**config.mk**
```make
export PLATFORM = sky130hd
export DESIGN_NAME = buffered_cl_builder
export DESIGN_NICKNAME = buffered_cl_builder
export VERILOG_FILES = /design/flow/design.v
export SDC_FILE = /design/flow/constraint.sdc
export NUM_CORES = 4
export LEC_CHECK = 0
export CAP_MARGIN = 20
export CORE_MARGIN = 2
export CORE_UTILIZATION = 50
export SETUP_SLACK_MARGIN = 1.21
export SLEW_MARGIN = 20
export SYNTH_MEMORY_MAX_BITS = 8192
```
**constraint.sdc**
```tcl
create_clock -name core_clock -period 5.38 [get_ports {clk}]
set_input_delay 1.0760 -clock core_clock [delete_from_list [all_inputs] [get_ports {clk}]]
set_output_delay 1.0760 -clock core_clock [all_outputs]
set_load 0.01 [all_outputs]
```
**design.v**
```verilog
module cl_builder
#(
    parameter DATA_WIDTH = 32,
    parameter DATA_PER_CL = 16,
    parameter CL_WIDTH = 512,
    parameter EVICTION_POLICY = "ALL_ZEROS"  
)
(
    input logic clk,
    input logic reset,
    input logic evict,
    input logic data_wr,
    input logic [DATA_WIDTH - 1 : 0 ] data_in,
    output logic out_cl_valid,
    output logic [CL_WIDTH - 1 : 0 ] out_cl
);
    logic                       build_data_valid    [DATA_PER_CL];
    logic [DATA_WIDTH - 1 : 0 ] build_cl            [DATA_PER_CL];
    logic [DATA_PER_CL - 1 : 0][DATA_WIDTH - 1 : 0 ] out_cl_elements;
    logic build_cl_full;
    assign build_cl_full = build_data_valid[DATA_PER_CL-1];
    assign out_cl = out_cl_elements;
    always_ff @(posedge clk) begin
        out_cl_valid <= build_cl_full || evict;
        if (data_wr) begin
            build_cl[0]         <= data_in;
            build_data_valid[0] <= 1;
        end
        else if (build_cl_full || evict || reset) begin
            build_data_valid[0] <= 0;
        end
        for (int i = 1; i < DATA_PER_CL; i++) begin
            if (build_cl_full || evict || reset) begin
                build_data_valid[i] <= 0;
            end
            else if (data_wr) begin
                build_data_valid[i] <= build_data_valid[i-1];
            end
            if (data_wr) begin
                build_cl[i] <= build_cl[i-1];
            end
        end
        for (int i = 0; i < DATA_PER_CL; i++) begin
            if (build_data_valid[i]) begin
                out_cl_elements[i] <= build_cl[i];
            end
            else begin
                if (EVICTION_POLICY == "ALL_ZEROS") begin
                    out_cl_elements[i] <= '0;
                end
                else if (EVICTION_POLICY == "ALL_ONES") begin
                    out_cl_elements[i] <= '1;
                end
            end
        end
    end
endmodule
module cl_fifo
#(
    parameter DATA_WIDTH = 512,
    parameter DEPTH = 8,
    parameter COUNT_WIDTH = 3,
    parameter ALM_FULL_DIFF = 4
)
(
    input  logic                      clock,
    input  logic                      sclr,
    input  logic                      wrreq,
    input  logic                      rdreq,
    input  logic [DATA_WIDTH - 1 : 0] data,
    output logic                      empty,
    output logic                      full,
    output logic                      almost_full,
    output logic [DATA_WIDTH - 1 : 0] q
);
    localparam ALM_FULL_VALUE = DEPTH - ALM_FULL_DIFF;
    logic [DATA_WIDTH - 1 : 0] mem [DEPTH];
    logic [COUNT_WIDTH - 1 : 0] wr_ptr;
    logic [COUNT_WIDTH - 1 : 0] rd_ptr;
    logic [COUNT_WIDTH : 0]     count;
    logic do_wr;
    logic do_rd;
    assign empty       = (count == 0);
    assign full        = (count == DEPTH);
    assign almost_full = (count >= ALM_FULL_VALUE);
    assign q           = mem[rd_ptr];
    assign do_wr = wrreq && !full;
    assign do_rd = rdreq && !empty;
    always_ff @(posedge clock) begin
        if (do_wr) begin
            mem[wr_ptr] <= data;
        end
    end
    always_ff @(posedge clock) begin
        if (sclr) begin
            wr_ptr <= '0;
            rd_ptr <= '0;
            count  <= '0;
        end
        else begin
            if (do_wr) begin
                wr_ptr <= (wr_ptr == DEPTH - 1) ? '0 : wr_ptr + 1'b1;
            end
            if (do_rd) begin
                rd_ptr <= (rd_ptr == DEPTH - 1) ? '0 : rd_ptr + 1'b1;
            end
            count <= count + do_wr - do_rd;
        end
    end
endmodule
module buffered_cl_builder
#(
    parameter DATA_WIDTH = 32,
    parameter DATA_PER_CL = 16,
    parameter CL_WIDTH = 512,
    parameter EVICTION_POLICY = "ALL_ZEROS",  
    parameter BUFFER_DEPTH = 8,  
    parameter ALM_FULL_DIFF = 4  
)
(
    input logic clk,
    input logic reset,
    input logic evict,
    input logic data_wr,
    input logic [DATA_WIDTH - 1 : 0 ] data_in,
    input logic cl_rd,
    output logic alm_full,
    output logic out_cl_valid,
    output logic [CL_WIDTH - 1 : 0 ] out_cl
);
    logic clb_out_cl_valid;
    logic [CL_WIDTH - 1 : 0 ] clb_out_cl;
    logic                      fifo_wr_en;
    logic [CL_WIDTH - 1 : 0 ]  fifo_data_in;
    logic                      fifo_empty;
    logic                      fifo_full;
    logic                      fifo_alm_full;
    logic [CL_WIDTH - 1 : 0 ]  fifo_data_out;
    assign out_cl_valid = ~fifo_empty;
    assign out_cl       = fifo_data_out;
    assign alm_full     = fifo_alm_full;
    always_ff @(posedge clk) begin
        fifo_wr_en   <= clb_out_cl_valid;
        fifo_data_in <= clb_out_cl;
    end
    cl_builder #(
        .DATA_WIDTH(DATA_WIDTH),
        .DATA_PER_CL(DATA_PER_CL),
        .CL_WIDTH(CL_WIDTH),
        .EVICTION_POLICY(EVICTION_POLICY)
    ) cl_builder_internal_mod (
        .clk(clk),
        .reset(reset),
        .evict(evict),
        .data_wr(data_wr),
        .data_in(data_in),
        .out_cl_valid(clb_out_cl_valid),
        .out_cl(clb_out_cl)
    );
    cl_fifo #(
        .DATA_WIDTH(CL_WIDTH),
        .DEPTH(BUFFER_DEPTH),
        .COUNT_WIDTH($clog2(BUFFER_DEPTH)),
        .ALM_FULL_DIFF(ALM_FULL_DIFF)
    ) buffer_fifo_mod (
        .clock(clk),
        .sclr(reset),
        .wrreq(fifo_wr_en),
        .rdreq(cl_rd),
        .data(fifo_data_in),
        .empty(fifo_empty),
        .full(fifo_full),
        .almost_full(fifo_alm_full),
        .q(fifo_data_out)
    );
endmodule
```
**run.sh**
```bash
#!/bin/bash
# the make line also repeats each setting of config.mk as NAME=value (left out here)
make -C /OpenROAD-flow-scripts/flow DESIGN_CONFIG=/design/flow/config.mk WORK_HOME=/design/flow/orfs CLKGATE_MAP_FILE= finish
```
==> run summary, run 1 <==
fresh numbers from the pnr run: status=timing/DRC/antenna clean, clock distribution power=39300 µW, GRT Total Usage=22.9%, yosys simple share=1.79%, critical path's top delay family=buffers and inverters, Static Leakage=0.0799 µW, top cells by count=edfxtp_1 (4608), dfxtp_1 (1055), mux4_2 (1024), setup TNS=0 ns, reg2reg start=buffer_fifo_mod.count[2]$_SDFF_PP0_, wire per inst=29.9 µm, worst rel slew slack=14.4%, first-pass GRT wire length=638 mm, maximum clock insertion buffer count=4, Power Dens Cells=459 nW/µm², Peak VDD IR=0.381 mV, Unique cell types=30, flop2flop setup slack=2.04 ns, yosys cell count=8153, internal power=82200 µW, biggest area cells=edfxtp_1 (71%), mux4_2 (12%), dfxtp_1 (11%), sinks on the clock net=5663, most frequent cell after synthesis=edfxtp_1, Synth Area in Adders=0.0748%, area growth from synthesis to layout=21.5%, Cell Chain, Critical Path=buf_16 > bufbuf_16 > mux4_2 > mux2_2 > clkdlybuf4s50_1, switch share=24.0%, clock latency (worst-skew pair)=1.04 ns, # H-tree levels=6, Min-Delay Startpoint=cl_builder_internal_mod.out_cl_elements[174]$_SDFF_PN0_, reg2reg path depth=7, RSZ-0062 raised after global routing=true, PortBufs=550, Clock Skew=0.0526 ns, Worst-path clk slew=0.06 ns, Die Footprint=393000 µm², Avg Inst Size Synth=23.8 µm², Worst EP required=4.30 ns, Comb group=19300 µW, sw power=26000 µW, part of the power in registers=45.8%, Mapped Area=194000 µm², Final #Nets=9737, total of max-cap violations=0, CP Max Fanout=35, Worst Setup Start Kind=flip-flop, hold endpoint=fifo_data_in[174]$_DFF_P_, worst-path cell with the longest stage delay=clkdlybuf4s50_1, HP Class=reg2reg, Slew Viols, Final=0, Gate Count Post-Synth=8153, Post-DP HPWL=251 mm, XOR/XNOR Area Share=0.00452%, vias in the first global route=86900, Complex Gates by Area=0.0342%, Hold Buf Count CTS=0, Die Y=627 µm, IO Pins=551, Main power group=registers, core area=386000 µm², reg2reg end=buffer_fifo_mod.mem[1][88]$_DFFE_PP_, Clock Power Share=36.3%, Die X=627 µm, GRT overflow=0, final setup fails=0, Tool Warnings=44, 1st-pass router iterations=5, Post-synth seq share=82.2%, Core Util at FP=50.2%, CP peak stage delay=0.48 ns, Num CTS Buffers=570, Routed WL=459 mm, fraction of registers with async set/reset=0%, critical path arrival=3.30 ns, Power Sequential=49600 µW, number of enable flip-flop cells=4608, worst setup path end=out_cl[493], worst hold path depth=0, Levels on crit path=5, CTS tree=built, std cell rows=228, vias=85700, drt drc=0, drt via density=5.57, main logic family after synthesis=multiplexers, main flop type=edfxtp_1, Tmin final=4.38 ns, fmax=228 MHz, initial antenna violation count=36, Final Hold Violating Endpoints=0, crit path capture type=primary output, antenna viol nets, final=0, area leader, netlist=edfxtp_1, Final GP Congestion=0.742, Initial DRC Count=7333, Critical path buffers and inverters=3, Top-area cell share=71.4%, kind of critical path=reg2out, largest net degree at the start of global routing=115, Worst Max-Slew Pin Slew=1.28 ns, yosys synthesis warning count=5, hold_ws=0.299 ns, root buf cell=clkbuf_16, area fraction in mux cells=15.0%, Comb pwr share=17.9%, Flops after synth=5663, Yosys chip area=194000 µm², Mapped Nets=8201, crit share post-route=81.4%
-- repair_timing --
item | in CTS | in global routing
gates resized | 863 | 1676
cloned | 45 | 49
setup buffers | 124 | 303
endpoints found under the hold margin | 0 | 0
endpoints found under the setup margin | 512 | 494
-- routing by layer --
metal,global-route usage (%),up-vias,share of wire [%]
met4,8.46,10,3.7
met3,3.87,639,6.0
met2,37.7,2643,50
li1,-,36400,-
met1,30.9,46000,40
met5,0,-,0.014
-- cell type report --
cell class	instances	area, µm²
Timing Repair Buffer	1303	17000
Antenna cell	16	40.0
Inverter	10	37.5
Multi-Input combinational cell	2141	33900
Tap cell	5175	6470
Clock inverter	207	2290
Sequential cell	5663	160000
Clock buffer	856	16500
Fill cell	26500	150000
-- metrics by stage --
| stage | power [µW] | worst slack, ns | cells | instance area [µm²] | util (%) |
|---|---|---|---|---|---|
| 6_report | 108000 | 1.00 | 15400 | 236000 | 61.1 |
| 5_1_grt | 112000 | 0.907 | 15400 | 236000 | 61.1 |
| 3_3_place_gp | 66500 | 1.27 | 13800 | 208000 | 53.8 |
| 4_1_cts | 107000 | 0.644 | 15000 | 230000 | 59.5 |
| 3_5_place_dp | 66600 | 1.27 | 13800 | 208000 | 53.8 |
| 2_1_floorplan | 58800 | -12.11 | 8153 | 194000 | - |
==> run 2: changes to the inputs <==
- ABC_AREA: unset -> 1
- CAP_MARGIN: 20 -> 10
- CORE_UTILIZATION: 50 -> 72
- CTS_CLUSTER_SIZE: unset -> 52
- HOLD_SLACK_MARGIN: unset -> 0.29
- SETUP_SLACK_MARGIN: 1.21 -> 0.92
- clock period: 5.38 -> 3.09 ns (I/O delays scaled with it)
==> run 2 against run 1 <==
Effect of this change: now fails the layout checks on negative setup slack; synthesized cell count rose to 2.5 times the previous value; clock skew down 0.0086 ns; sequential cell count is the same; die size fell by 21%; non-clock buffer count fell by 68; largest power group unchanged.
==> run summary, run 2 <==
fresh numbers from the pnr run: GRT overflow=0, reg2reg end=buffer_fifo_mod.mem[4][501]$_DFFE_PP_, drt via density=5.54, Final Hold Violating Endpoints=0, top cells by count=nand2_1 (7217), inv_1 (4629), edfxtp_1 (4608), # H-tree levels=6, GRT Total Usage=36.7%, Final Cell Area=256000 µm², part of the power in registers=40.6%, area growth from synthesis to layout=16.6%, Gate Count Post-Synth=20500, hold endpoint=fifo_data_in[410]$_DFF_P_, yosys simple share=17.1%, Comb pwr share=27.8%, worst hold path depth=0, Avg Inst Size Synth=10.7 µm², Power Sequential=87900 µW, number of enable flip-flop cells=4608, drt drc=0, crit share post-route=125%, CP Max Fanout=19, main flop type=edfxtp_1, Routed WL=576 mm, CTS tree=built, Post-Layout Cell Count=25900, area fraction in mux cells=0%, core area=303000 µm², IO Pins=551, yosys cell count=20500, fraction of registers with async set/reset=0%, Tmin final=3.87 ns, std cell rows=202, biggest area cells=edfxtp_1 (63%), nand2_1 (12%), dfxtp_1 (9.6%), total of max-cap violations=0, placed cell area=233000 µm², internal power=149000 µW, Slew Viols, Final=0, Mapped Nets=20500, utilization after layout=84.3%, Post-DP HPWL=322 mm, Worst Setup Start Kind=flip-flop, kind of critical path=reg2out, Complex Gates by Area=0.0502%, Mapped Area=219000 µm², status=finished with violations, Die Y=556 µm, clock latency (worst-skew pair)=1.03 ns, Unique cell types=23, Worst EP required=2.47 ns, antenna viol nets, final=0, reg2reg path depth=7, switch share=31.4%, initial antenna violation count=29, Clock Power Share=31.6%, main logic family after synthesis=simple AND/OR/NAND/NOR gates, PortBufs=550, critical path's top delay family=buffers and inverters, sinks on the clock net=5663, clock distribution power=68300 µW, Static Leakage=0.119 µW, Initial DRC Count=17300, HP Class=reg2reg, Worst Max-Slew Pin Slew=1.11 ns, most frequent cell after synthesis=nand2_1, reg2reg start=buffer_fifo_mod.count[2]$_SDFF_PP0_, first-pass GRT wire length=842 mm, Peak VDD IR=0.811 mV, Comb group=60100 µW, largest net degree at the start of global routing=135, flop2flop setup slack=0.61 ns, root buf cell=clkbuf_16, area leader, netlist=edfxtp_1, worst setup path end=out_cl[101], Levels on crit path=9, vias=144000, Min-Delay Startpoint=cl_builder_internal_mod.out_cl_elements[410]$_SDFF_PN0_, vias in the first global route=140000, Core Util at FP=72.4%, Flops after synth=5663, XOR/XNOR Area Share=0.00399%, setup TNS=-300.13 ns, Tool Warnings=39, wire per inst=22.2 µm, Die X=556 µm, fmax=258 MHz, Post-synth seq share=72.7%, Final #Nets=21500, Main power group=registers, placed cells=24700, Synth Area in Adders=0.0662%, 1st-pass router iterations=7, crit path capture type=primary output, CP peak stage delay=0.62 ns, Clock Skew=0.0440 ns, Yosys chip area=219000 µm², SO Faults=negative setup slack, worst-path cell with the longest stage delay=clkdlybuf4s50_1, Die Footprint=309000 µm², Critical path buffers and inverters=5, Power Dens Cells=846 nW/µm², critical path arrival=3.25 ns, RSZ-0062 raised after global routing=true, Worst-path clk slew=0.06 ns, sw power=67900 µW, yosys synthesis warning count=5, Final GP Congestion=0.838, worst rel slew slack=26.2%, Worst Slack Setup Final=-0.779 ns, Num CTS Buffers=559, pre-CTS setup slack=0.232 ns, maximum clock insertion buffer count=4, final setup fails=514, Top-area cell share=63.1%, Cell Chain, Critical Path=buf_12 > buf_16 > buf_16 > buf_16 > nand3_1 > nand2_1 > nand2_1 > nand2_1 > clkdlybuf4s50_1
run 2: layout make-up:
cell class	instances	area, µm²
Multi-Input combinational cell	9333	38300
Antenna cell	12	30.0
Fill cell	15500	47400
Timing Repair inverter	5	53.8
Sequential cell	5663	160000
Inverter	4632	17400
Timing Repair Buffer	1235	16800
Clock inverter	245	2420
Tap cell	3978	4980
Clock buffer	790	16100
run 2: what timing repair did:
action | CTS | global route
endpoints found under the setup margin | 2746 | 3403
pin swaps | 5 | 6
hold endpoints to repair | 199 | 0
hold buffers | 33 | 0
setup buffers | 42 | 27
gates resized | 355 | 214
gates cloned | 51 | 31
run 2: metrics by stage:
stage	hold WS, ns	total power (µW)
3_5_place_dp	0.312	144000
5_1_grt	0.312	223000
6_report	0.304	216000
2_1_floorplan	0.310	117000
4_1_cts	0.298	214000
3_3_place_gp	0.310	143000
run 2: layer usage:
| metal | track usage (%) | share of wire [%] | routed length [µm] | up-vias |
|---|---|---|---|---|
| li1 | - | - | - | 65500 |
| met1 | 48.6 | 36 | 207000 | 68500 |
| met2 | 59.3 | 48 | 275000 | 8016 |
| met3 | 4.93 | 10 | 57600 | 1493 |
| met4 | 20.9 | 6.2 | 35900 | 12 |
| met5 | 0 | 0.014 | 80 | - |
==> run 3: changes to the inputs <==
- ABC_AREA: 1 -> unset
- CAP_MARGIN: 10 -> 35
- CORE_UTILIZATION: 72 -> 50
- CTS_CLUSTER_SIZE: 52 -> 84
- HOLD_SLACK_MARGIN: 0.29 -> unset
- PLACE_DENSITY_LB_ADDON: unset -> 0.28
- SETUP_SLACK_MARGIN: 0.92 -> unset
- SLEW_MARGIN: 20 -> 15
- clock period: 3.09 -> 6.0 ns (I/O delays scaled with it)
==> run 3 against run 2 <==
Effect of this change: synthesized cell count shrank 60%; clock power shrank 48%; sequential cell count stayed put; critical endpoint is now out_cl[126]; final cell count shrank 43%; global-route usage down 15 points; sequential share of layout area is 8.1 points higher; first-iteration DRC count down 58%; now clean on timing, DRC and antenna; worst hold slack got worse by 0.0076 ns; largest power group unchanged; total power shrank 57%.
==> run summary, run 3 <==
fresh numbers from the pnr run: CP Max Fanout=68, area fraction in mux cells=15.0%, Worst-path clk slew=0.06 ns, vias=82900, fmax=186 MHz, Power Dens Cells=415 nW/µm², CP peak stage delay=0.83 ns, Mapped Area=194000 µm², Hold Buf Count CTS=0, sinks on the clock net=5663, CTS tree=built, Final Hold Violating Endpoints=0, GR met3 Demand/Resource=3.97%, Die Y=627 µm, total of max-cap violations=0, flop2flop setup slack=2.58 ns, part of the power in registers=47.5%, crit path capture type=primary output, Clock Skew=0.0797 ns, crit share post-route=89.5%, maximum clock insertion buffer count=4, Avg Inst Size Synth=23.8 µm², Core Util at FP=50.2%, RSZ-0062 raised after global routing=false, area growth from synthesis to layout=16.6%, Levels on crit path=5, biggest area cells=edfxtp_1 (71%), mux4_2 (12%), dfxtp_1 (11%), hold endpoint=fifo_data_in[467]$_DFF_P_, 1st-pass router iterations=5, pre-CTS setup slack=1.61 ns, XOR/XNOR Area Share=0.00452%, Mapped Nets=8201, number of enable flip-flop cells=4608, worst-path cell with the longest stage delay=dfxtp_4, met2 GRT Util=36.9%, Complex Gates by Area=0.0342%, std cell rows=228, Tmin final=5.37 ns, drt via density=5.61, Comb pwr share=14.7%, grt peak-use layer=met2, Peak VDD IR=0.338 mV, PortBufs=550, Clock Power Share=37.8%, Final #Nets=9166, Comb group=13800 µW, kind of critical path=reg2out, worst hold path depth=0, Worst Slack Setup Final=0.629 ns, Top-area cell share=71.4%, IO Pins=551, Cell Chain, Critical Path=buf_12 > buf_12 > mux4_2 > mux2_2 > clkdlybuf4s50_1, worst setup path end=out_cl[126], Yosys chip area=194000 µm², area leader, netlist=edfxtp_1, sw power=22600 µW, GRT Total Usage=21.8%, yosys cell count=8153, yosys synthesis warning count=5, vias in the first global route=85800, critical path arrival=4.17 ns, Routed WL=431 mm, wire per inst=29.1 µm, setup TNS=0 ns, internal power=71200 µW, Initial DRC Count=7341, clock distribution power=35500 µW, fill count=26900, reg2reg end=buffer_fifo_mod.mem[5][468]$_DFFE_PP_, Flops after synth=5663, drt drc=0, reg2reg path depth=7, top cells by count=edfxtp_1 (4608), dfxtp_1 (1055), mux4_2 (1024), CTS-repair resized insts=0, HP Class=reg2reg, Worst Max-Slew Pin Slew=1.03 ns, Final GP Congestion=0.740, GRT met1 Usage=29.3%, reg2reg start=buffer_fifo_mod.count[2]$_SDFF_PP0_, Unique cell types=30, Post-DP HPWL=247 mm, most frequent cell after synthesis=edfxtp_1, fraction of registers with async set/reset=0%, clock latency (worst-skew pair)=1.05 ns, Die Footprint=393000 µm², Critical path buffers and inverters=3, CP most frequent cell=buf_12, initial antenna violation count=22, root buf cell=clkbuf_16, core area=386000 µm², Post-synth seq share=82.2%, final setup fails=0, Num CTS Buffers=562, first-pass GRT wire length=617 mm, Gate Count Post-Synth=8153, # H-tree levels=6, yosys simple share=1.79%, status=timing/DRC/antenna clean, largest net degree at the start of global routing=111, Main power group=registers, Synth Area in Adders=0.0748%, main flop type=edfxtp_1, main logic family after synthesis=multiplexers, Worst Setup Start Kind=flip-flop, Min-Delay Startpoint=cl_builder_internal_mod.out_cl_elements[467]$_SDFF_PN0_, Slew Viols, Final=0, Worst EP required=4.80 ns, Tool Warnings=44, switch share=24.1%, post-CTS setup buffers=0, critical path's top delay family=buffers and inverters, Die X=627 µm, Power Sequential=44500 µW, GRT overflow=0, Static Leakage=0.0727 µW, worst rel slew slack=31.5%, antenna viol nets, final=0
-- run 3: through the flow --
stage	area [µm²]	power (µW)	instances	utilization, %	hold slack [ns]
CTS	226000	94900	14800	58.6	0.292
detailed placement	207000	59500	13700	53.6	0.312
finish	226000	93800	14800	58.6	0.296
floorplan	194000	53000	8153	-	0.310
global route	226000	96800	14800	58.6	0.310
global placement	207000	59400	13700	53.6	0.310
-- run 3: final cells by class --
type / instances / area (µm²) / area share [%]
flip-flops and latches: 5663 / 160000 / 70.5
multi-input cells: 2141 / 32800 / 14.5
clock inverters: 250 / 3290 / 1.46
diodes: 10 / 25.0 / 0.0111
repair buffers: 740 / 8160 / 3.61
well taps: 5175 / 6470 / 2.86
clock buffers: 795 / 15900 / 7.03
inverters: 10 / 37.5 / 0.0166
-- run 3: routing by layer --
| metal | up-vias | part of all wire, % | wire, µm |
|---|---|---|---|
| met1 | 44700 | 40 | 173000 |
| met4 | 4 | 2.9 | 12300 |
| met3 | 573 | 6.3 | 27200 |
| met5 | - | 0.0063 | 27 |
| li1 | 35100 | - | - |
| met2 | 2543 | 51 | 219000 |
==> run 4: changes to the inputs <==
- CAP_MARGIN: 35 -> 20
- CORE_UTILIZATION: 50 -> 72
- CTS_CLUSTER_SIZE: 84 -> 68
- HOLD_SLACK_MARGIN: unset -> 0.29
- PLACE_DENSITY_LB_ADDON: 0.28 -> 0.04
- SETUP_SLACK_MARGIN: unset -> 1.01
- SLEW_MARGIN: 15 -> 20
- clock period: 6.0 -> 3.42 ns (I/O delays scaled with it)
==> run 4 against run 3 <==
Effect of this change: the layout now fails its checks (negative setup slack); area after synthesis stayed put; clock-buffer cell count is 29 higher; setup slack worse by 1.4 ns; utilization is 26 points higher; sequential share of layout area is 0.071 points lower; worst hold slack better by 0.014 ns; critical path type unchanged; routed wire length is 4.9% higher; sequential cell count stayed put; sequential power is 76% higher; total power is 75% higher; highest routed layer unchanged.
==> run summary, run 4 <==
fresh numbers from the pnr run: internal power=125000 µW, std cell rows=190, wire per inst=33.9 µm, Worst Setup Start Kind=flip-flop, Worst Slack Setup Final=-0.798 ns, status=finished with violations, Levels on crit path=6, critical path arrival=3.53 ns, worst-path cell with the longest stage delay=mux4_2, Core Util at FP=72.4%, worst setup path end=out_cl[163], reg2reg end=buffer_fifo_mod.mem[0][472]$_DFFE_PP_, fmax=237 MHz, Post-DP HPWL=246 mm, maximum clock insertion buffer count=4, reg2reg path depth=7, drt drc=0, yosys cell count=8153, most frequent cell after synthesis=edfxtp_1, CP peak stage delay=0.55 ns, CTS tree=built, initial antenna violation count=20, PortBufs=550, RSZ-0062 raised after global routing=true, number of enable flip-flop cells=4608, yosys simple share=1.79%, Overall Power=164000 µW, GRT Total Usage=33.1%, Clock Skew=0.0464 ns, Slew Viols, Final=0, CP Max Fanout=21, Post-synth seq share=82.2%, Worst Max-Slew Pin Slew=1.07 ns, core area=268000 µm², area leader, netlist=edfxtp_1, Min-Delay Startpoint=cl_builder_internal_mod.out_cl_elements[469]$_SDFF_PN0_, Tmin final=4.22 ns, Clock Power Share=36.3%, Final Hold Violating Endpoints=0, area fraction in mux cells=15.0%, top cells by count=edfxtp_1 (4608), dfxtp_1 (1055), mux4_2 (1024), vias=87300, GRT overflow=0, XOR/XNOR Area Share=0.00452%, worst hold path depth=0, main logic family after synthesis=multiplexers, part of the power in registers=47.7%, SO Faults=negative setup slack, Num CTS Buffers=541, IO Pins=551, Final GP Congestion=0.784, hold endpoint=fifo_data_in[469]$_DFF_P_, Peak VDD IR=0.633 mV, Initial DRC Count=9876, Avg Inst Size Synth=23.8 µm², Die X=523 µm, yosys synthesis warning count=5, Top-area cell share=71.4%, final setup fails=512, Die Footprint=274000 µm², Comb group=26200 µW, Power Dens Cells=724 nW/µm², switch share=23.9%, Cell Chain, Critical Path=buf_12 > buf_16 > buf_6 > mux4_2 > mux2_2 > clkdlybuf4s50_1, pre-CTS setup slack=0.191 ns, 1st-pass router iterations=5, Worst-path clk slew=0.06 ns, reg2reg start=buffer_fifo_mod.count[2]$_SDFF_PP0_, antenna viol nets, final=0, kind of critical path=reg2out, Die Y=523 µm, root buf cell=clkbuf_16, # H-tree levels=6, Complex Gates by Area=0.0342%, setup TNS=-306.68 ns, clock distribution power=59500 µW, hold_ws=0.310 ns, Synth Area in Adders=0.0748%, largest net degree at the start of global routing=119, sw power=39300 µW, main flop type=edfxtp_1, Worst EP required=2.74 ns, Routed WL=452 mm, sinks on the clock net=5663, Yosys chip area=194000 µm², Tool Warnings=36, Static Leakage=0.0744 µW, crit share post-route=123%, vias in the first global route=90800, Flops after synth=5663, crit path capture type=primary output, total of max-cap violations=0, clock latency (worst-skew pair)=1.02 ns, Gate Count Post-Synth=8153, HP Class=reg2reg, drt via density=6.54, biggest area cells=edfxtp_1 (71%), mux4_2 (12%), dfxtp_1 (11%), Mapped Area=194000 µm², Power Sequential=78200 µW, Final #Nets=9371, Unique cell types=30, worst rel slew slack=28.7%, Mapped Nets=8201, Main power group=registers, Comb pwr share=16.0%, critical path's top delay family=buffers and inverters, fraction of registers with async set/reset=0%, flop2flop setup slack=0.63 ns, area growth from synthesis to layout=16.8%, first-pass GRT wire length=644 mm, Critical path buffers and inverters=4
## run 4: area by class of cell
| class | instances | area [µm²] |
|---|---|---|
| inverters | 10 | 37.5 |
| clock buffers | 824 | 16100 |
| multi-input cells | 2141 | 32900 |
| diodes | 9 | 22.5 |
| clock inverters | 176 | 1560 |
| flip-flops and latches | 5663 | 160000 |
| well taps | 3552 | 4440 |
| repair buffers | 966 | 11800 |
| fillers | 10500 | 41500 |
## run 4: timing repair
item	in CTS	in global routing
buffers inserted	4	39
cloned	4	18
endpoints found under the setup margin	2835	3088
hold buffers	26	0
resized	153	157
endpoints found under the hold margin	52	0
## run 4: per-stage QoR
step	util [%]	area (µm²)	std cells
after floorplan	-	194000	8153
after global placement	77.3	207000	12200
after detailed placement	77.3	207000	12200
after CTS	84.1	225000	13300
after global routing	84.5	226000	13300
final	84.5	226000	13300
## run 4: layer usage
layer | routed length [µm] | GRT usage, %
met5 | 45 | 0
met2 | 232000 | 55.0
met1 | 160000 | 44.8
met4 | 18400 | 12.1
met3 | 41800 | 6.28
==> run 5: changes to the inputs <==
- CELL_PAD_IN_SITES_GLOBAL_PLACEMENT: unset -> 3
- CORE_UTILIZATION: 72 -> 25
- CTS_CLUSTER_SIZE: 68 -> unset
- GPL_ROUTABILITY_DRIVEN: unset -> 0
- GPL_TIMING_DRIVEN: unset -> 0
- HOLD_SLACK_MARGIN: 0.29 -> 0.21
- MAX_ROUTING_LAYER: unset -> met4
- PLACE_DENSITY: unset -> 0.52
- PLACE_DENSITY_LB_ADDON: 0.04 -> unset
- SETUP_SLACK_MARGIN: 1.01 -> 0.01
- clock period: 3.42 -> 5.05 ns (I/O delays scaled with it)
==> run 5 against run 4 <==
Effect of this change: the run now finishes clean; critical path depth rose by 1; total power down 27%; clock-buffer cell count grew 51; critical path type unchanged; synthesized cell count unchanged; largest power group unchanged; first-iteration DRC count decreased by 26%; combinational power is 27% lower; sequential share of layout area shrank 5.0 points; area after synthesis is the same.
==> run summary, run 5 <==
fresh numbers from the pnr run: drt drc=0, Die Y=885 µm, Post-DP HPWL=391 mm, crit share post-route=97.0%, main flop type=edfxtp_1, Worst Setup Start Kind=flip-flop, clock distribution power=47500 µW, CP peak stage delay=0.52 ns, reg2reg path depth=21, Worst Max-Slew Pin Slew=0.950 ns, Worst EP required=4.04 ns, initial antenna violation count=111, area fraction in mux cells=15.0%, sw power=30200 µW, Unique cell types=30, largest net degree at the start of global routing=74, 1st-pass router iterations=5, Clock Power Share=39.7%, drt via density=4.18, Initial DRC Count=7318, first-pass GRT wire length=768 mm, GRT overflow=0, root buf cell=clkbuf_16, Post-synth seq share=82.2%, worst-path cell with the longest stage delay=clkdlybuf4s50_1, Top-area cell share=71.4%, Complex Gates by Area=0.0342%, sinks on the clock net=5663, Tmin final=4.90 ns, kind of critical path=reg2out, Flops after synth=5663, number of enable flip-flop cells=4608, Final Hold Violating Endpoints=0, top cells by count=edfxtp_1 (4608), dfxtp_1 (1055), mux4_2 (1024), Worst Slack Setup Final=0.149 ns, GRT Total Usage=14.4%, Core Util at FP=25.1%, Mapped Nets=8201, RSZ-0062 raised after global routing=true, hold endpoint=fifo_data_in[32]$_DFF_P_, placed cell area=221000 µm², fill count=73500, Peak VDD IR=0.335 mV, Comb group=19100 µW, Min-Delay Startpoint=cl_builder_internal_mod.out_cl_elements[32]$_SDFF_PN0_, vias=86200, clock latency (worst-skew pair)=1.12 ns, biggest area cells=edfxtp_1 (71%), mux4_2 (12%), dfxtp_1 (11%), PortBufs=550, placed cells=19400, Levels on crit path=7, pre-CTS setup slack=-0.702 ns, area growth from synthesis to layout=25.7%, Critical path buffers and inverters=5, part of the power in registers=44.2%, XOR/XNOR Area Share=0.00452%, Main power group=registers, Worst-path clk slew=0.06 ns, Post-Layout Cell Count=20600, maximum clock insertion buffer count=4, Power Dens Cells=490 nW/µm², HP Class=reg2reg, CTS tree=built, std cell rows=323, yosys synthesis warning count=5, antenna viol nets, final=0, area leader, netlist=edfxtp_1, yosys cell count=8153, hold_ws=0.286 ns, final setup fails=0, Comb pwr share=16.0%, fraction of registers with async set/reset=0%, crit path capture type=primary output, Final #Nets=9875, Synth Area in Adders=0.0748%, Power Sequential=52900 µW, critical path arrival=3.89 ns, switch share=25.3%, critical path's top delay family=buffers and inverters, core area=774000 µm², Cell Chain, Critical Path=buf_12 > buf_16 > buf_16 > buf_12 > mux4_2 > mux2_2 > clkdlybuf4s50_1, status=timing/DRC/antenna clean, most frequent cell after synthesis=edfxtp_1, IO Pins=551, wire per inst=27.2 µm, Die X=885 µm, Clock Skew=0.0582 ns, Tool Warnings=31, # H-tree levels=6, Die Footprint=783000 µm², reg2reg end=buffer_fifo_mod.mem[2][206]$_DFFE_PP_, Gate Count Post-Synth=8153, reg2reg start=buffer_fifo_mod.count[2]$_SDFF_PP0_, Num CTS Buffers=630, vias in the first global route=90800, Final Cell Area=244000 µm², worst setup path end=out_cl[378], Avg Inst Size Synth=23.8 µm², Mapped Area=194000 µm², Yosys chip area=194000 µm², worst hold path depth=0, worst rel slew slack=36.7%, Static Leakage=0.0787 µW, internal power=89200 µW, flop2flop setup slack=0.38 ns, fmax=204 MHz, yosys simple share=1.79%, Routed WL=562 mm, CP Max Fanout=10, Slew Viols, Final=0, total of max-cap violations=0, main logic family after synthesis=multiplexers
[run 5: final cells by class]
type                       instances  area, µm²  share of cell area, %
multi-input combinational       2141      32900                   13.5
clock inverter                   301       4100                   1.68
antenna                           25       62.6                 0.0257
tap                            10200      12800                   5.25
sequential                      5663     159000                   65.4
clock buffer                     875      17700                   7.27
buffer                           339       2830                   1.16
inverter                          10       37.5                 0.0154
timing repair buffer            1042      13900                   5.69
[run 5: through the flow]
stage                     TNS (ns)  total power [µW]  util (%)
after floorplan                  -             62500         -
after global placement           -             69900      27.5
after detailed placement    -67.28             73600      28.5
after CTS                   -22.76            122000      31.5
after global routing        -0.798            124000      31.5
final                            0            119000      31.5
[run 5: repair_timing]
action | in CTS | in global routing
cloned | 1 | 1
endpoints found under the setup margin | 522 | 269
pin swaps | 1 | 1
setup buffers | 3 | 8
hold buffers | 0 | 0
gates resized | 464 | 104
[run 5: routing by layer]
layer  GRT usage (%)  share of wire [%]  up-vias
li1                -                  -    36700
met1            18.3                 43    46600
met2            24.3                 50     2175
met3            2.23                4.7      744
met4            3.31                2.4        0
met5               -                  0        -
==> run 6: changes to the inputs <==
- CELL_PAD_IN_SITES_GLOBAL_PLACEMENT: 3 -> unset
- CORE_UTILIZATION: 25 -> 72
- CTS_CLUSTER_DIAMETER: unset -> 394
- CTS_CLUSTER_SIZE: unset -> 10
- GPL_ROUTABILITY_DRIVEN: 0 -> unset
- GPL_TIMING_DRIVEN: 0 -> unset
- HOLD_SLACK_MARGIN: 0.21 -> unset
- MAX_ROUTING_LAYER: met4 -> unset
- PLACE_DENSITY: 0.52 -> 0.39
- SETUP_SLACK_MARGIN: 0.01 -> 0.73
- clock period: 5.05 -> 3.0 ns (I/O delays scaled with it)
==> run 6 against run 5 <==
Effect of this change: now fails the layout checks on negative setup slack; via count rose by 1.2%; die size fell by 65%; non-clock buffer count fell by 380.
==> run summary, run 6 <==
fresh numbers from the pnr run: status=finished with violations, SO Faults=negative setup slack, biggest area cells=edfxtp_1 (71%), mux4_2 (12%), dfxtp_1 (11%), initial antenna violation count=15, critical path's top delay family=buffers and inverters, Flops after synth=5663, Tmin final=4.00 ns, root buf cell=clkbuf_16, fmax=250 MHz, wire per inst=32.7 µm, Critical path buffers and inverters=4, HP Class=in2reg, crit share post-route=133%, Post-DP HPWL=244 mm, Core Util at FP=72.4%, yosys simple share=1.79%, Power Sequential=89100 µW, Levels on crit path=6, vias=87200, flop2flop setup slack=0.40 ns, Top-area cell share=71.4%, fill count=10500, Num CTS Buffers=636, XOR/XNOR Area Share=0.00452%, vias in the first global route=91200, Gate Count Post-Synth=8153, Static Leakage=0.0750 µW, internal power=144000 µW, reg2reg start=buffer_fifo_mod.count[2]$_SDFF_PP0_, Clock Power Share=37.2%, part of the power in registers=47.0%, logic area=33000 µm², CP most frequent cell=buf_12, kind of critical path=reg2out, GRT overflow=0, area fraction in mux cells=15.0%, clock latency (worst-skew pair)=1.03 ns, Comb pwr share=15.8%, utilization after layout=85.0%, number of enable flip-flop cells=4608, yosys synthesis warning count=5, RSZ-0062 raised after global routing=true, Initial DRC Count=9274, main logic family after synthesis=multiplexers, fraction of registers with async set/reset=0%, most frequent cell after synthesis=edfxtp_1, top cells by count=edfxtp_1 (4608), dfxtp_1 (1055), mux4_2 (1024), Main power group=registers, Min-Delay Startpoint=data_in[5], Unique cell types=30, Final #Nets=9501, critical path arrival=3.40 ns, worst hold path depth=1, Comb group=30000 µW, yosys cell count=8153, Worst Max-Slew Pin Slew=1.07 ns, Final Hold Violating Endpoints=0, area growth from synthesis to layout=17.4%, Worst-path clk slew=0.06 ns, CP peak stage delay=0.52 ns, Complex Gates by Area=0.0342%, Final Cell Area=228000 µm², clock distribution power=70600 µW, drt drc=0, Mapped Area=194000 µm², Mapped Nets=8201, switch share=23.9%, Die X=523 µm, Synth Area in Adders=0.0748%, Final GP Congestion=0.797, reg2reg path depth=8, register area=160000 µm², PortBufs=550, Worst EP required=2.40 ns, 1st-pass router iterations=6, Clock Skew=0.0320 ns, worst setup path end=out_cl[308], reg2reg end=buffer_fifo_mod.mem[0][42]$_DFFE_PP_, Slew Viols, Final=0, crit path capture type=primary output, Cell Chain, Critical Path=buf_12 > buf_16 > buf_12 > mux4_2 > mux2_2 > clkdlybuf4s50_1, placed cell area=208000 µm², maximum clock insertion buffer count=4, sw power=45300 µW, total of max-cap violations=0, sinks on the clock net=5663, std cell rows=190, final setup fails=514, main flop type=edfxtp_1, core area=268000 µm², GRT Total Usage=32.5%, Power Dens Cells=833 nW/µm², Die Y=523 µm, IO Pins=551, worst-path cell with the longest stage delay=mux4_2, Worst Slack Setup Final=-1.00 ns, drt via density=6.45, Routed WL=443 mm, Die Footprint=274000 µm², antenna viol nets, final=0, worst rel slew slack=28.9%, CP Max Fanout=14, Avg Inst Size Synth=23.8 µm², largest net degree at the start of global routing=98, hold endpoint=cl_builder_internal_mod.build_cl[0][5]$_DFFE_PP_, Post-synth seq share=82.2%, CTS tree=built, Peak VDD IR=0.768 mV, # H-tree levels=6, Worst Setup Start Kind=flip-flop, area leader, netlist=edfxtp_1, Yosys chip area=194000 µm², Tool Warnings=33, first-pass GRT wire length=634 mm
-- run 6: area by class of cell --
cell class,count,area share [%]
flip-flops and latches,5663,70.0
diodes,10,0.0110
clock buffers,1133,8.08
repair buffers,1001,5.30
clock inverters,26,0.128
multi-input cells,2141,14.5
well taps,3552,1.95
inverters,10,0.0165
-- run 6: timing repair --
action                     in CTS  in global routing
cloned                          7                  9
hold endpoints to repair       12                  0
pin swaps                       0                  0
resized                       198                187
buffers inserted               22                 41
hold buffers                    1                  0
setup endpoints to repair    3380               3893
-- run 6: metal layers --
metal | vias up | part of all wire (%) | wire [µm] | GRT usage, %
li1 | 35800 | - | - | -
met1 | 46400 | 36 | 161000 | 44.8
met2 | 4253 | 51 | 227000 | 53.4
met3 | 731 | 8.9 | 39200 | 6.24
met4 | 4 | 3.7 | 16200 | 11.4
met5 | - | 0.0043 | 19 | 0
-- run 6: through the flow --
step	std cells	hold slack, ns	setup TNS (ns)	setup slack, ns	total power (µW)
final	13500	0.151	-426.64	-1.00	190000
after CTS	13500	0.0767	-491.49	-1.10	190000
after global routing	13500	0.110	-471.23	-1.10	194000
after detailed placement	12300	0.312	-0.00875	-0.00875	119000
after global placement	12300	0.309	-0.00736	-0.00736	119000
after floorplan	8153	0.310	-	-14.49	103000
==> run 7: changes to the inputs <==
- CAP_MARGIN: 20 -> 5
- CELL_PAD_IN_SITES_DETAIL_PLACEMENT: unset -> 0
- CELL_PAD_IN_SITES_GLOBAL_PLACEMENT: unset -> 0
- CTS_CLUSTER_DIAMETER: 394 -> unset
- CTS_CLUSTER_SIZE: 10 -> 72
- HOLD_SLACK_MARGIN: unset -> -0.1
- MAX_ROUTING_LAYER: unset -> met5
- MIN_ROUTING_LAYER: unset -> met1
- PLACE_DENSITY: 0.39 -> unset
- SETUP_SLACK_MARGIN: 0.73 -> 1.01
- TNS_END_PERCENT: unset -> 65
- clock period: 3.0 -> 3.47 ns (I/O delays scaled with it)
==> run 7 against run 6 <==
Effect of this change: still fails the layout checks on negative setup slack; clock power decreased by 14%; setup slack improved by 0.34 ns; register-to-register slack improved by 0.26 ns; first-iteration DRC count increased by 16%; worst hold slack got worse by 0.026 ns; via count increased by 2.3%; critical path depth increased by 5; die size unchanged; final cell count decreased by 0.23%; critical path type unchanged; critical endpoint is now out_cl[495]; largest cell class unchanged; largest power group unchanged; highest routed layer unchanged.
==> run summary, run 7 <==
fresh numbers from the pnr run: Core Util at FP=72.4%, Peak VDD IR=0.594 mV, Unique cell types=30, area leader, netlist=edfxtp_1, Num CTS Buffers=546, Final #Nets=9539, final setup fails=512, Final GP Congestion=0.772, crit share post-route=119%, Synth Area in Adders=0.0748%, biggest area cells=edfxtp_1 (71%), mux4_2 (12%), dfxtp_1 (11%), Clock Power Share=36.6%, GRT Total Usage=33.8%, Routed WL=474 mm, area growth from synthesis to layout=18.6%, CP peak stage delay=0.53 ns, Tool Warnings=33, antenna viol nets, final=0, total of max-cap violations=0, main logic family after synthesis=multiplexers, Gate Count Post-Synth=8153, part of the power in registers=46.5%, GRT overflow=0, drt via density=6.61, Cell Chain, Critical Path=buf_16 > buf_16 > buf_16 > buf_6 > buf_12 > buf_12 > buf_16 > buf_8 > mux4_2 > mux2_4 > buf_6, Min-Delay Startpoint=data_wr, worst-path cell with the longest stage delay=mux4_2, Worst Setup Start Kind=flip-flop, Comb pwr share=16.9%, critical path arrival=3.44 ns, Critical path buffers and inverters=9, clock distribution power=60600 µW, CTS tree=built, crit path capture type=primary output, Main power group=registers, Tmin final=4.13 ns, Clock Skew=0.0346 ns, Complex Gates by Area=0.0342%, Worst Slack Setup Final=-0.664 ns, vias in the first global route=90900, Final Cell Area=230000 µm², Die X=523 µm, Static Leakage=0.0775 µW, Yosys chip area=194000 µm², Die Footprint=274000 µm², area fraction in mux cells=15.0%, sw power=40100 µW, Worst EP required=2.78 ns, switch share=24.2%, yosys simple share=1.79%, Final Hold Violating Endpoints=0, Worst Max-Slew Pin Slew=1.14 ns, CP Max Fanout=7, yosys cell count=8153, main flop type=edfxtp_1, CP most frequent cell=buf_16, fmax=242 MHz, PortBufs=550, RSZ-0062 raised after global routing=true, Levels on crit path=11, Power Sequential=77100 µW, Die Y=523 µm, Initial DRC Count=10800, placed cells=12200, root buf cell=clkbuf_16, number of enable flip-flop cells=4608, HP Class=in2reg, Post-DP HPWL=241 mm, core area=268000 µm², reg2reg path depth=7, placed cell area=207000 µm², hold endpoint=cl_builder_internal_mod.build_cl[4][16]$_DFFE_PP_, SO Faults=negative setup slack, Worst-path clk slew=0.07 ns, drt drc=0, XOR/XNOR Area Share=0.00452%, maximum clock insertion buffer count=4, Post-synth seq share=82.2%, most frequent cell after synthesis=edfxtp_1, fraction of registers with async set/reset=0%, sinks on the clock net=5663, clock latency (worst-skew pair)=1.01 ns, reg2reg end=buffer_fifo_mod.mem[1][50]$_DFFE_PP_, yosys synthesis warning count=5, # H-tree levels=6, 1st-pass router iterations=5, reg2reg start=buffer_fifo_mod.count[2]$_SDFF_PP0_, std cell rows=190, hold_ws=0.126 ns, Mapped Nets=8201, top cells by count=edfxtp_1 (4608), dfxtp_1 (1055), mux4_2 (1024), first-pass GRT wire length=655 mm, Power Dens Cells=721 nW/µm², Slew Viols, Final=0, Top-area cell share=71.4%, status=finished with violations, worst hold path depth=1, critical path's top delay family=buffers and inverters, vias=89200, worst setup path end=out_cl[495], Avg Inst Size Synth=23.8 µm², flop2flop setup slack=0.66 ns, largest net degree at the start of global routing=92, internal power=126000 µW, kind of critical path=reg2out, IO Pins=551, Hold Buf Count CTS=0, initial antenna violation count=14, Comb group=28100 µW, Post-Layout Cell Count=13500, worst rel slew slack=23.6%, wire per inst=35.1 µm, Flops after synth=5663, Mapped Area=194000 µm²
## run 7: metal layers
layer,part of all wire (%),GRT usage (%),up-vias,wire [µm]
met2,52,56.5,5020,244000
met1,35,46.3,47500,167000
met4,4.0,11.2,4,19200
met3,9.1,6.24,838,43400
li1,-,-,35900,-
met5,0.0044,0,-,21
## run 7: timing repair
action	4_1_cts	5_1_grt
gates resized	859	626
endpoints found under the hold margin	0	0
cloned	48	16
setup buffers	130	94
setup endpoints to repair	2365	3037
## run 7: through the flow
stage	power, µW	util (%)	setup slack [ns]	setup TNS (ns)
6_report	166000	85.8	-0.664	-224.70
3_3_place_gp	103000	77.1	0.262	0
4_1_cts	164000	85.2	-0.800	-312.76
5_1_grt	169000	85.8	-0.718	-251.33
3_5_place_dp	103000	77.1	0.245	0
2_1_floorplan	89600	-	-14.02	-
## run 7: layout make-up
cell class                      instances  area (µm²)
Tap cell                             3552        4440
Fill cell                           10100       37900
Timing Repair Buffer                 1129       14400
Sequential cell                      5663      160000
Clock buffer                          829       16400
Antenna cell                            9        22.5
Inverter                               10        37.5
Clock inverter                        172        1860
Multi-Input combinational cell       2141       33400
==> run 8: changes to the inputs <==
- CAP_MARGIN: 5 -> 20
- CELL_PAD_IN_SITES_DETAIL_PLACEMENT: 0 -> unset
- CELL_PAD_IN_SITES_GLOBAL_PLACEMENT: 0 -> unset
- CORE_UTILIZATION: 72 -> 71
- CTS_CLUSTER_SIZE: 72 -> 21
- HOLD_SLACK_MARGIN: -0.1 -> unset
- MAX_ROUTING_LAYER: met5 -> unset
- MIN_ROUTING_LAYER: met1 -> unset
- SETUP_SLACK_MARGIN: 1.01 -> 1.07
- TNS_END_PERCENT: 65 -> unset
- clock period: 3.47 -> 4.0 ns (I/O delays scaled with it)
==> run 8 against run 7 <==
Effect of this change: largest power group unchanged; non-clock buffer count increased by 30; area after synthesis unchanged; clock power decreased by 15%; sequential share of layout area about the same; register-to-register slack improved by 0.49 ns; worst hold slack improved by 0.15 ns; the layout still fails its checks (negative setup slack); via count decreased by 1.9%; critical path depth decreased by 3.
==> run summary, run 8 <==
fresh numbers from the pnr run: GRT overflow=0, Worst EP required=3.20 ns, Static Leakage=0.0775 µW, internal power=108000 µW, Slew Viols, Final=0, area fraction in mux cells=15.0%, yosys cell count=8153, worst hold path depth=1, Final #Nets=9571, clock distribution power=51800 µW, area leader, netlist=edfxtp_1, Overall Power=142000 µW, total of max-cap violations=0, crit share post-route=104%, Mapped Nets=8201, Routed WL=445 mm, largest net degree at the start of global routing=103, Levels on crit path=8, CP Max Fanout=8, Power Sequential=66700 µW, Initial DRC Count=9184, Die X=527 µm, 1st-pass router iterations=6, Worst Setup Start Kind=flip-flop, sinks on the clock net=5663, reg2reg path depth=7, fmax=242 MHz, # H-tree levels=6, Main power group=registers, Avg Inst Size Synth=23.8 µm², Critical path buffers and inverters=6, Tool Warnings=41, worst-path cell with the longest stage delay=mux4_2, switch share=23.8%, Tmin final=4.14 ns, most frequent cell after synthesis=edfxtp_1, biggest area cells=edfxtp_1 (71%), mux4_2 (12%), dfxtp_1 (11%), area growth from synthesis to layout=18.6%, worst setup path end=out_cl[261], Flops after synth=5663, Final Hold Violating Endpoints=0, GRT Total Usage=32.0%, core area=271000 µm², crit path capture type=primary output, yosys synthesis warning count=5, drt via density=6.45, vias=87500, Post-DP HPWL=236 mm, Synth Area in Adders=0.0748%, drt drc=0, Worst-path clk slew=0.06 ns, wire per inst=32.8 µm, status=finished with violations, worst rel slew slack=42.0%, CTS tree=built, Worst Max-Slew Pin Slew=0.870 ns, CP peak stage delay=0.52 ns, top cells by count=edfxtp_1 (4608), dfxtp_1 (1055), mux4_2 (1024), Complex Gates by Area=0.0342%, maximum clock insertion buffer count=4, Die Y=527 µm, critical path's top delay family=buffers and inverters, Yosys chip area=194000 µm², fraction of registers with async set/reset=0%, kind of critical path=reg2out, HP Class=in2reg, Mapped Area=194000 µm², SO Faults=negative setup slack, std cell rows=191, Comb group=23800 µW, Die Footprint=277000 µm², Post-Layout Cell Count=13600, Cell Chain, Critical Path=buf_12 > buf_16 > buf_16 > buf_12 > buf_6 > mux4_2 > mux2_4 > dlygate4sd2_1, PortBufs=550, part of the power in registers=46.9%, sw power=33900 µW, Final GP Congestion=0.770, main logic family after synthesis=multiplexers, Num CTS Buffers=548, Unique cell types=30, root buf cell=clkbuf_16, antenna viol nets, final=0, flop2flop setup slack=1.15 ns, RSZ-0062 raised after global routing=true, Clock Skew=0.0309 ns, Worst Slack Setup Final=-0.141 ns, Top-area cell share=71.4%, Post-synth seq share=82.2%, XOR/XNOR Area Share=0.00452%, first-pass GRT wire length=633 mm, Hold Buf Count CTS=0, main flop type=edfxtp_1, reg2reg start=buffer_fifo_mod.count[2]$_SDFF_PP0_, final setup fails=281, Clock Power Share=36.4%, Power Dens Cells=619 nW/µm², reg2reg end=buffer_fifo_mod.mem[5][113]$_DFFE_PP_, IO Pins=551, vias in the first global route=89800, number of enable flip-flop cells=4608, hold endpoint=cl_builder_internal_mod.build_cl[6][18]$_DFFE_PP_, initial antenna violation count=23, Min-Delay Startpoint=data_wr, Peak VDD IR=0.541 mV, critical path arrival=3.34 ns, placed cells=12200, Core Util at FP=71.5%, yosys simple share=1.79%, Comb pwr share=16.7%, clock latency (worst-skew pair)=1.02 ns, Gate Count Post-Synth=8153
## run 8: routing by layer
layer  share of wire, %  vias up  GRT usage (%)
li1                   -    36000              -
met1                 37    46600           44.0
met2                 51     4279           52.8
met3                8.8      677           6.12
met4                3.7        4           10.6
met5             0.0063        -              0
## run 8: layout make-up
| cell class | instances | area, µm² |
|---|---|---|
| diodes | 9 | 22.5 |
| clock buffers | 824 | 16400 |
| clock inverters | 187 | 1790 |
| fillers | 11000 | 41300 |
| inverters | 10 | 37.5 |
| multi-input cells | 2141 | 33400 |
| flip-flops and latches | 5663 | 160000 |
| well taps | 3570 | 4470 |
| repair buffers | 1159 | 14300 |
## run 8: stage by stage
stage | hold slack, ns | setup WS, ns | util [%] | cell area, µm² | setup TNS [ns]
after floorplan | 0.310 | -13.49 | - | 194000 | -
after global placement | 0.310 | 0.569 | 76.1 | 206000 | 0
after detailed placement | 0.312 | 0.567 | 76.1 | 206000 | 0
after CTS | 0.211 | -0.292 | 83.9 | 228000 | -74.30
after global routing | 0.222 | -0.211 | 84.8 | 230000 | -42.47
final | 0.276 | -0.141 | 84.8 | 230000 | -16.89
## run 8: timing repair
| action | CTS | global route |
|---|---|---|
| setup endpoints to repair | 514 | 514 |
| buffers inserted | 136 | 134 |
| cloned | 38 | 24 |
| gates resized | 703 | 570 |
==> run 9: changes to the inputs <==
- CAP_MARGIN: 20 -> 5
- CORE_UTILIZATION: 71 -> 68
- CTS_CLUSTER_DIAMETER: unset -> 357
- SETUP_SLACK_MARGIN: 1.07 -> 1.01
- clock period: 4.0 -> 3.36 ns (I/O delays scaled with it)
==> run 9 against run 8 <==
Effect of this change: still fails the layout checks on negative setup slack; clock-buffer cell count is 279 lower; combinational power is 33% higher; synthesized cell count stayed put; routed wire length is 4.4% lower; clock skew is 0.0062 ns lower; critical path type unchanged; critical endpoint is now out_cl[268]; highest routed layer unchanged.
==> run summary, run 9 <==
fresh numbers from the pnr run: core area=284000 µm², Mapped Nets=8201, Die Footprint=289000 µm², CP peak stage delay=0.44 ns, GRT overflow=0, Cell Chain, Critical Path=buf_12 > buf_16 > buf_16 > buf_12 > buf_12 > buf_16 > buf_16 > buf_6 > mux4_2 > mux2_4 > buf_6, reg2reg end=buffer_fifo_mod.mem[6][448]$_DFFE_PP_, Worst Setup Start Kind=flip-flop, critical path arrival=3.25 ns, Clock Power Share=26.1%, pre-CTS setup slack=0.163 ns, kind of critical path=reg2out, 1st-pass router iterations=7, Gate Count Post-Synth=8153, Peak VDD IR=0.614 mV, Final GP Congestion=0.776, Post-synth seq share=82.2%, reg2reg path depth=8, Initial DRC Count=8927, yosys simple share=1.79%, Tmin final=3.92 ns, CTS tree=built, crit path capture type=primary output, Slew Viols, Final=0, antenna viol nets, final=0, Min-Delay Startpoint=data_wr, Flops after synth=5663, Complex Gates by Area=0.0342%, switch share=24.3%, Comb pwr share=21.1%, final setup fails=507, biggest area cells=edfxtp_1 (71%), mux4_2 (12%), dfxtp_1 (11%), main logic family after synthesis=multiplexers, hold_ws=0.239 ns, area growth from synthesis to layout=16.5%, yosys cell count=8153, Die Y=538 µm, number of enable flip-flop cells=4608, yosys synthesis warning count=5, std cell rows=196, fmax=255 MHz, flop2flop setup slack=0.68 ns, Final #Nets=9593, sw power=36500 µW, Comb group=31600 µW, largest net degree at the start of global routing=87, first-pass GRT wire length=591 mm, Top-area cell share=71.4%, IO Pins=551, Final Hold Violating Endpoints=0, fraction of registers with async set/reset=0%, Num CTS Buffers=307, most frequent cell after synthesis=edfxtp_1, Levels on crit path=11, Yosys chip area=194000 µm², reg2reg start=buffer_fifo_mod.count[2]$_SDFF_PP0_, initial antenna violation count=25, status=finished with violations, main flop type=edfxtp_1, Unique cell types=30, Mapped Area=194000 µm², Hold Buf Count CTS=0, CP most frequent cell=buf_16, worst-path cell with the longest stage delay=mux4_2, Post-Layout Cell Count=13600, Avg Inst Size Synth=23.8 µm², sinks on the clock net=5663, clock latency (worst-skew pair)=0.93 ns, Clock Skew=0.0247 ns, vias=85100, total of max-cap violations=0, Post-DP HPWL=243 mm, top cells by count=edfxtp_1 (4608), dfxtp_1 (1055), mux4_2 (1024), drt via density=6.27, Static Leakage=0.0754 µW, Power Dens Cells=664 nW/µm², area fraction in mux cells=15.0%, Worst EP required=2.69 ns, GRT Total Usage=28.7%, hold endpoint=cl_builder_internal_mod.build_cl[5][17]$_DFFE_PP_, critical path's top delay family=buffers and inverters, worst rel slew slack=35.7%, wire per inst=31.4 µm, internal power=113000 µW, Worst-path clk slew=0.08 ns, utilization after layout=79.4%, Power Sequential=79200 µW, RSZ-0062 raised after global routing=true, Critical path buffers and inverters=9, root buf cell=clkbuf_16, Routed WL=425 mm, vias in the first global route=84000, SO Faults=negative setup slack, PortBufs=550, part of the power in registers=52.8%, HP Class=in2reg, clock distribution power=39100 µW, placed cells=12500, area leader, netlist=edfxtp_1, worst setup path end=out_cl[268], Tool Warnings=34, Main power group=registers, Worst Max-Slew Pin Slew=0.964 ns, crit share post-route=117%, Overall Power=150000 µW, Synth Area in Adders=0.0748%, XOR/XNOR Area Share=0.00452%, Core Util at FP=68.2%, CP Max Fanout=7, Worst Slack Setup Final=-0.563 ns, worst hold path depth=1, Die X=538 µm, maximum clock insertion buffer count=4, drt drc=0, # H-tree levels=5
==> run 9: per-stage QoR <==
stage | area, µm² | TNS (ns)
5_1_grt | 226000 | -218.46
6_report | 226000 | -176.09
3_5_place_dp | 208000 | 0
3_3_place_gp | 208000 | 0
2_1_floorplan | 194000 | -
4_1_cts | 219000 | -321.42
==> run 9: timing repair <==
action / CTS / global route
endpoints found under the setup margin: 3056 / 3716
gates cloned: 30 / 55
buffers inserted: 113 / 335
gates resized: 641 / 2047
pin swaps: 0 / 4
==> run 9: layout make-up <==
cell class / count / area, µm²
clock inverter: 16 / 155
tap: 3762 / 4710
sequential: 5663 / 160000
multi-input combinational: 2141 / 34100
fill: 13900 / 58600
clock buffer: 545 / 8790
timing repair buffer: 1422 / 18500
antenna: 5 / 12.5
inverter: 10 / 41.3
==> run 9: routing by layer <==
| metal | wire length (µm) | global-route usage [%] |
|---|---|---|
| met1 | 166000 | 41.2 |
| met2 | 213000 | 46.9 |
| met3 | 33500 | 5.15 |
| met4 | 12500 | 7.29 |
| met5 | 21 | 0 |
==> run 10: changes to the inputs <==
- ABC_AREA: unset -> 0
- CAP_MARGIN: 5 -> 35
- CELL_PAD_IN_SITES_DETAIL_PLACEMENT: unset -> 1
- CELL_PAD_IN_SITES_GLOBAL_PLACEMENT: unset -> 2
- CORE_UTILIZATION: 68 -> 50
- CTS_CLUSTER_DIAMETER: 357 -> unset
- CTS_CLUSTER_SIZE: 21 -> 32
- GPL_TIMING_DRIVEN: unset -> 0
- HOLD_SLACK_MARGIN: unset -> -0.09
- MAX_ROUTING_LAYER: unset -> met4
- MIN_ROUTING_LAYER: unset -> met2
- PLACE_DENSITY: unset -> 0.77
- SETUP_SLACK_MARGIN: 1.01 -> unset
- SLEW_MARGIN: 20 -> 5
- clock period: 3.36 -> 5.95 ns (I/O delays scaled with it)
==> run 10 against run 9 <==
Effect of this change: the run now finishes clean; sequential share of layout area down 1.8 points; via count up 33%; utilization down 19 points; design area up 2.6%; clock power down 7.7%; setup slack better by 0.71 ns; non-clock buffer count down 155; critical endpoint is now out_cl[384]; highest routed layer is now met4.
==> run summary, run 10 <==
fresh numbers from the pnr run: status=timing/DRC/antenna clean, Worst Setup Start Kind=flip-flop, largest net degree at the start of global routing=104, Worst EP required=4.76 ns, Final #Nets=9693, root buf cell=clkbuf_16, main flop type=edfxtp_1, met2 wirelength from detailed routing=267 mm, reg2reg path depth=12, Main power group=registers, final setup fails=0, RSZ-0062 raised after global routing=false, Comb group=15900 µW, sinks on the clock net=5663, Complex Gates by Area=0.0342%, CP most frequent cell=clkbuf_1, Die X=627 µm, fmax=172 MHz, pre-CTS setup slack=0.573 ns, Clock Skew=0.0717 ns, std cell rows=228, main logic family after synthesis=multiplexers, Die Footprint=393000 µm², maximum clock insertion buffer count=4, yosys synthesis warning count=5, drt via density=7.36, worst setup path end=out_cl[384], Initial DRC Count=19000, flop2flop setup slack=2.01 ns, HP Class=reg2reg, Cell Chain, Critical Path=buf_4 > clkbuf_1 > buf_16 > clkbuf_1 > mux4_2 > mux2_2 > clkdlybuf4s50_1, XOR/XNOR Area Share=0.00452%, wire per inst=32.9 µm, Mapped Area=194000 µm², Die Y=627 µm, critical path's top delay family=buffers and inverters, hold endpoint=fifo_data_in[179]$_DFF_P_, Peak VDD IR=0.325 mV, antenna viol nets, final=0, setup TNS=0 ns, worst-path cell with the longest stage delay=clkbuf_1, total of max-cap violations=0, Worst Slack Setup Final=0.147 ns, Top-area cell share=71.4%, Flops after synth=5663, Final GP Congestion=0.775, kind of critical path=reg2out, Tmin final=5.80 ns, Post-synth seq share=82.2%, wire length on met1=0 µm, Routed met3 length=206 mm, Num CTS Buffers=562, CP Max Fanout=16, reg2reg end=buffer_fifo_mod.mem[5][212]$_DFFE_PP_, Unique cell types=30, number of enable flip-flop cells=4608, sw power=24900 µW, Mapped Nets=8201, critical path arrival=4.61 ns, area leader, netlist=edfxtp_1, vias in the first global route=135000, initial antenna violation count=0, Worst Max-Slew Pin Slew=0.963 ns, Routed WL=506 mm, Avg Inst Size Synth=23.8 µm², CTS tree=built, yosys simple share=1.79%, Min-Delay Startpoint=cl_builder_internal_mod.out_cl_elements[179]$_SDFF_PN0_, PortBufs=550, CP peak stage delay=0.67 ns, Comb pwr share=16.4%, clock distribution power=36100 µW, 1st-pass router iterations=7, Critical path buffers and inverters=5, Post-DP HPWL=327 mm, biggest area cells=edfxtp_1 (71%), mux4_2 (12%), dfxtp_1 (11%), # H-tree levels=6, most frequent cell after synthesis=edfxtp_1, Final Hold Violating Endpoints=0, Core Util at FP=50.2%, GRT overflow=0, Synth Area in Adders=0.0748%, Yosys chip area=194000 µm², internal power=72000 µW, Clock Power Share=37.3%, drt drc=0, worst rel slew slack=35.8%, switch share=25.7%, Power Sequential=44900 µW, part of the power in registers=46.4%, Levels on crit path=7, IO Pins=551, Power Dens Cells=418 nW/µm², crit share post-route=97.5%, area growth from synthesis to layout=19.5%, fraction of registers with async set/reset=0%, Static Leakage=0.0754 µW, first-pass GRT wire length=716 mm, crit path capture type=primary output, Gate Count Post-Synth=8153, area fraction in mux cells=15.0%, Worst-path clk slew=0.06 ns, Slew Viols, Final=0, Tool Warnings=36, uppermost layer routed=met4, vias=113000, yosys cell count=8153, top cells by count=edfxtp_1 (4608), dfxtp_1 (1055), mux4_2 (1024), core area=386000 µm², clock latency (worst-skew pair)=1.11 ns, worst hold path depth=0, GRT Total Usage=39.2%, reg2reg start=buffer_fifo_mod.count[2]$_SDFF_PP0_
==> run 10: final cells by class <==
type                            instances  area [µm²]
Buffer                                338        1760
Inverter                               10        37.5
Sequential cell                      5663      159000
Fill cell                           31100      154000
Multi-Input combinational cell       2141       32800
Antenna cell                           65         163
Timing Repair Buffer                  929       12500
Clock buffer                          812       16000
Clock inverter                        233        2680
Tap cell                             5175        6470
==> run 10: routing by layer <==
layer | vias up | GRT usage (%)
li1 | 36000 | -
met1 | 37400 | -
met2 | 36800 | 47.5
met3 | 2763 | 48.0
met4 | 0 | 6.25
met5 | - | -
==> run 10: timing repair <==
action	4_1_cts	5_1_grt
hold buffers	0	0
setup buffers	0	0
gates resized	7	24
pin swaps	0	0
endpoints found under the setup margin	438	26
cloned	0	0
==> run 10: through the flow <==
stage                     hold WS, ns  cells  util, %  instance area [µm²]  total power, µW
after floorplan                 0.310   8153        -               194000            53400
final                           0.305  15400     60.1               232000            96900
after global placement          0.310  13900     53.4               206000            58800
after detailed placement        0.313  14300     55.2               213000            61100
after CTS                       0.305  15300     60.0               232000            96400
after global routing            0.312  15300     60.0               232000            99100
Power figures rest on the tool's default switching activity, not on a simulated workload.
